// alu_top
module alu_top (
    input             clk,
    input      [7:0]  a_in,
    input      [7:0]  b_in,
    input      [3:0]  command_in,
    input             oe,
    output reg [15:0] d_out
);
clock: 22.2 ns
lec_check: 0
cap_margin: 40
core_margin: 2
core_utilization: 68
cts_cluster_size: 21
hold_slack_margin: 0.3
slew_margin: 20
run.sh (not shown) runs the stock make flow with config.mk's settings and CLKGATE_MAP_FILE=.
The starting point ran to the end with violations: negative setup slack.
Rerun with:
- CORE_UTILIZATION: 68 -> 70
- CTS_CLUSTER_SIZE: 21 -> default
- HOLD_SLACK_MARGIN: 0.3 -> 0.29
- SETUP_SLACK_MARGIN: default -> 0.15
- clock period: 22.2 -> 22.4 ns (I/O delays scaled with it)
This time the run aborted during global routing (GRT-0232). Die size shrinks by 2.8%. Area after synthesis stays the same. Synthesized cell count does not change.
Rerun with:
- CAP_MARGIN: 40 -> 0
- HOLD_SLACK_MARGIN: 0.29 -> default
- PLACE_DENSITY: default -> 0.64
- SETUP_SLACK_MARGIN: 0.15 -> -1.37
- clock period: 22.4 -> 21.6 ns (I/O delays scaled with it)
=> This time the run completed and failed the layout checks on negative setup slack; die area is unchanged; area after synthesis is unchanged; synthesized cell count is unchanged.
Rerun with:
- CAP_MARGIN: 0 -> 40
- CORE_UTILIZATION: 70 -> 65
- PLACE_DENSITY: 0.64 -> default
- SETUP_SLACK_MARGIN: -1.37 -> default
- clock period: 21.6 -> 22.2 ns (I/O delays scaled with it)
The changed run finished with negative setup slack left.
Synthesized cell count is unchanged.
Fmax came out higher by a few percent.
Die size climbs by a little under a tenth.
Sequential share of layout area went up by 0.11 points.
Final area goes down slightly.
Setup slack gets better by 2.2 ns.
Global-route usage falls by 8.7 points.
Rerun with:
- CAP_MARGIN: 40 -> 5
- CORE_UTILIZATION: 65 -> 70
- SETUP_SLACK_MARGIN: default -> 2.79
- clock period: 22.2 -> 10.6 ns (I/O delays scaled with it)
Outcome: The new run failed in clock tree synthesis, error DPL-0038. Area after synthesis is unchanged. Die area shrinks by a few percent. Synthesized cell count does not change.

The RTL this note starts from:
==> flow/design.v <==
module alu_top (
    input             clk,
    input      [7:0]  a_in,
    input      [7:0]  b_in,
    input      [3:0]  command_in,
    input             oe,
    output reg [15:0] d_out
);
    reg [7:0] a_q, b_q;
    reg [3:0] cmd_q;
    reg       oe_q;
    wire [15:0] alu_out;
    always @(posedge clk) begin
        a_q   <= a_in;
        b_q   <= b_in;
        cmd_q <= command_in;
        oe_q  <= oe;
        d_out <= alu_out;
    end
    alu u_alu (.a_in(a_q), .b_in(b_q), .command_in(cmd_q), .oe(oe_q), .d_out(alu_out));
endmodule

module alu ( input [7:0]a_in,b_in,input [3:0]command_in,input oe,output [15:0]d_out);
	parameter 	ADD = 4'b0000,
				INC = 4'b0001,
				SUB =  4'b0010,
				DEC = 4'b0011,
				MUL = 4'b0100,
				DIV = 4'b0101,
				SHL = 4'b0110,
				SHR = 4'b0111,
				AND = 4'b1000,
				OR = 4'b1001,
				INV = 4'b1010,
				NAND = 4'b1011,
				NOR = 4'b1100,
				XOR = 4'b1101,
				XNOR = 4'b1110,
				BUF = 4'b1111;
	reg [15:0] out;
	always@(command_in,a_in,b_in)
		begin
			case(command_in)
				ADD : out = a_in+b_in;
				INC : out = a_in+1'b1;
				SUB : out = a_in-b_in;
				DEC : out = a_in-1'b1;
				MUL : out = a_in*b_in;
				DIV : out = (b_in == 8'd0) ? 16'hFFFF : a_in/b_in;
				SHL : out = a_in<<1;
				SHR : out = a_in>>1;
				AND : out = a_in&&b_in;
				OR : out = a_in||b_in;
				INV : out = !(a_in);
				NAND : out = ~(a_in&b_in);
				NOR : out = ~(a_in|b_in);
				XOR : out = a_in^b_in;
				XNOR : out = a_in~^b_in;
				BUF : out = a_in;
			endcase
		end
	assign d_out = (oe) ? out : 16'h0000;
endmodule  
make LEC_CHECK=0 ABC_AREA=1 CAP_MARGIN=20 CORE_ASPECT_RATIO=0.69 CORE_MARGIN=2 CORE_UTILIZATION=72 CTS_CLUSTER_DIAMETER=396 CTS_CLUSTER_SIZE=93 SETUP_SLACK_MARGIN=3.01 SLEW_MARGIN=20 finish   # period 9.95 ns
The starting point died in 4_1_cts.
Change:
--- a/flow/config.mk
+++ b/flow/config.mk
@@ -10 +9,0 @@
-export CORE_ASPECT_RATIO = 0.69
@@ -16,0 +16 @@
+export TNS_END_PERCENT = 5
Outcome:
- With this change the flow never finished: it broke off in 3_5_place_dp with DPL-0033
- die size barely changes
- synthesized cell count does not change
- area after synthesis stays the same

Starts from the design.v that is shown in full above.
Settings: LEC_CHECK=0, ABC_AREA=0, CAP_MARGIN=0, CELL_PAD_IN_SITES_DETAIL_PLACEMENT=2, CELL_PAD_IN_SITES_GLOBAL_PLACEMENT=1, CORE_ASPECT_RATIO=1.13, CORE_MARGIN=10, CORE_UTILIZATION=55, CTS_CLUSTER_DIAMETER=137, CTS_CLUSTER_SIZE=82, GPL_ROUTABILITY_DRIVEN=1, GPL_TIMING_DRIVEN=0, HOLD_SLACK_MARGIN=0.07, MAX_ROUTING_LAYER=met4, SETUP_SLACK_MARGIN=2.69, SLEW_MARGIN=40, TNS_END_PERCENT=90; clock period 22.4 ns.
The starting point never finished: it broke off in detailed placement (3_5_place_dp) (DPL-0033).
Next try:
- ABC_AREA: 0 -> unset
- CAP_MARGIN: 0 -> 40
- CELL_PAD_IN_SITES_DETAIL_PLACEMENT: 2 -> unset
- CELL_PAD_IN_SITES_GLOBAL_PLACEMENT: 1 -> unset
- CORE_ASPECT_RATIO: 1.13 -> unset
- CORE_MARGIN: 10 -> 2
- CORE_UTILIZATION: 55 -> 68
- CTS_CLUSTER_DIAMETER: 137 -> unset
- CTS_CLUSTER_SIZE: 82 -> unset
- GPL_ROUTABILITY_DRIVEN: 1 -> unset
- GPL_TIMING_DRIVEN: 0 -> unset
- HOLD_SLACK_MARGIN: 0.07 -> unset
- MAX_ROUTING_LAYER: met4 -> unset
- SETUP_SLACK_MARGIN: 2.69 -> -0.7
- SLEW_MARGIN: 40 -> 20
- TNS_END_PERCENT: 90 -> unset
This time the run ran to the end with violations: negative setup slack.
Synthesized cell count is unchanged.
Die size shrinks by 35%.
Synthesized area is unchanged.
Next try:
- CAP_MARGIN: 40 -> 20
- CORE_UTILIZATION: 68 -> 25
- SETUP_SLACK_MARGIN: -0.7 -> unset
- clock period: 22.4 -> 23.5 ns (I/O delays scaled with it)
After rerunning: With this change the flow completed with no timing, DRC or antenna violations; cell area came out higher by 4.5%; via count came out lower by 5.0%.
Next try:
- CORE_UTILIZATION: 25 -> 61
- clock period: 23.5 -> 16.0 ns (I/O delays scaled with it)
Effect: Now the flow reached the layout checks and failed them: max-capacitance violations, max-slew violations, negative setup slack. Cell count falls by 0.46%. Worst setup slack got worse by 12000 ps. Clock skew falls by 8.1 ps. Wire length rises by 70%. Area after synthesis does not change. Count of clock-buffer cells in the layout rises by 1. Die size falls by 58%. Design area rises by 15%.
Next try:
- CORE_UTILIZATION: 61 -> 23
- CTS_CLUSTER_DIAMETER: unset -> 320
- SETUP_SLACK_MARGIN: unset -> 1.54
- clock period: 16.0 -> 24.0 ns (I/O delays scaled with it)
The changed run went through all stages and came out clean; via count drops by a quarter to a third; count of clock-buffer cells in the layout climbs by 1; register-to-register slack improves by 12000 ps; utilization drops by 62 points.
